## axi_slave
module axi_slave #(
    parameter AXI_ID_WD   = 2,
    parameter AXI_DATA_WD = 32,
    parameter AXI_ADDR_WD = 32,
    parameter AXI_STRB_WD = 4
    )(
    input                      S_AXI_ACLK,
    input                      S_AXI_ARESETN,
    input  [AXI_ADDR_WD-1 : 0] S_AXI_AWADDR,
    input  [AXI_ID_WD-1   : 0] S_AXI_AWID,
    input  [1 : 0]             S_AXI_AWBURST,
    input  [2 : 0]             S_AXI_AWSIZE,
    input  [7 : 0]             S_AXI_AWLEN,
    input                      S_AXI_AWVALID,
    output                     S_AXI_AWREADY,
    input  [AXI_DATA_WD-1 : 0] S_AXI_WDATA,
    input  [AXI_STRB_WD-1 : 0] S_AXI_WSTRB,
    input                      S_AXI_WLAST,
    input                      S_AXI_WVALID,
    output                     S_AXI_WREADY,
    output [AXI_ID_WD-1   : 0] S_AXI_BID,
    output [1 : 0]             S_AXI_BRESP,
    output                     S_AXI_BVALID,
    input                      S_AXI_BREADY,
    input  [AXI_ADDR_WD-1 : 0] S_AXI_ARADDR,
    input  [AXI_ID_WD-1   : 0] S_AXI_ARID,
    input  [1 : 0]             S_AXI_ARBURST,
    input  [2 : 0]             S_AXI_ARSIZE,
    input  [7 : 0]             S_AXI_ARLEN,
    input                      S_AXI_ARVALID,
    output                     S_AXI_ARREADY,
    output [AXI_DATA_WD-1 : 0] S_AXI_RDATA,
    output                     S_AXI_RLAST,
    output [AXI_ID_WD-1   : 0] S_AXI_RID,
    output [1 : 0]             S_AXI_RRESP,
    output                     S_AXI_RVALID,
    input                      S_AXI_RREADY
    );
Settings: LEC_CHECK=0, ABC_AREA=1, CAP_MARGIN=20, CELL_PAD_IN_SITES_DETAIL_PLACEMENT=0, CELL_PAD_IN_SITES_GLOBAL_PLACEMENT=0, CORE_MARGIN=2, CORE_UTILIZATION=52, PLACE_DENSITY=0.5, SETUP_SLACK_MARGIN=1.45, SLEW_MARGIN=20; clock period 5.92 ns.
run.sh (not shown) runs the stock make flow with config.mk's settings and CLKGATE_MAP_FILE=.
The starting point finished with timing, DRC and antenna clean.
Next try:
--- a/flow/config.mk
+++ b/flow/config.mk
@@ -6,11 +6,10 @@
 export NUM_CORES = 4
 export LEC_CHECK = 0
-export ABC_AREA = 1
 export CAP_MARGIN = 20
 export CELL_PAD_IN_SITES_DETAIL_PLACEMENT = 0
 export CELL_PAD_IN_SITES_GLOBAL_PLACEMENT = 0
 export CORE_MARGIN = 2
-export CORE_UTILIZATION = 52
+export CORE_UTILIZATION = 72
+export CTS_CLUSTER_SIZE = 15
 export PLACE_DENSITY = 0.5
-export SETUP_SLACK_MARGIN = 1.45
 export SLEW_MARGIN = 20
==> flow/constraint.sdc (replaced) <==
create_clock -name core_clock -period 4.76 [get_ports {S_AXI_ACLK}]
set_input_delay 0.9520 -clock core_clock [delete_from_list [all_inputs] [get_ports {S_AXI_ACLK}]]
set_output_delay 0.9520 -clock core_clock [all_outputs]
set_load 0.01 [all_outputs]
This time the run finished with negative setup slack left; combinational power rises by a few percent; worst setup slack degrades by 1300 ps; hold slack degrades by 9.8 ps; cell area falls by a few percent; total power rises by about a fifth; global-route usage rises by 8.8 points; cell count falls by a quarter to a third; first-iteration DRC count rises by about a fifth; via count falls by about a fifth; utilization rises by 22 points.
Next try:
--- a/flow/config.mk
+++ b/flow/config.mk
@@ -6,10 +6,11 @@
 export NUM_CORES = 4
 export LEC_CHECK = 0
-export CAP_MARGIN = 20
+export CAP_MARGIN = 10
 export CELL_PAD_IN_SITES_DETAIL_PLACEMENT = 0
 export CELL_PAD_IN_SITES_GLOBAL_PLACEMENT = 0
 export CORE_MARGIN = 2
 export CORE_UTILIZATION = 72
+export CTS_CLUSTER_DIAMETER = 88
 export CTS_CLUSTER_SIZE = 15
-export PLACE_DENSITY = 0.5
+export PLACE_DENSITY = 0.61
 export SLEW_MARGIN = 20
Result:
- The changed run finished but failed the layout checks on negative setup slack
- die size does not change
- sequential power hardly moves
- design area went down by a few percent
- clock skew barely changes
Next try:
==> flow/config.mk (replaced) <==
export PLATFORM = sky130hd
export DESIGN_NAME = axi_slave
export DESIGN_NICKNAME = axi_slave
export VERILOG_FILES = /design/flow/design.v
export SDC_FILE = /design/flow/constraint.sdc
export NUM_CORES = 4
export LEC_CHECK = 0
export CAP_MARGIN = 20
export CELL_PAD_IN_SITES_DETAIL_PLACEMENT = 0
export CELL_PAD_IN_SITES_GLOBAL_PLACEMENT = 0
export CORE_MARGIN = 2
export CORE_UTILIZATION = 70
export CTS_CLUSTER_SIZE = 15
export PLACE_DENSITY = 0.5
export SLEW_MARGIN = 20
The changed run finished but failed the layout checks on negative setup slack.
Die area came out higher by 2.8%.
Routed wire length came out higher by 4.7%.
Sequential cell count is unchanged.
Power is estimated from default activity; no workload was simulated.
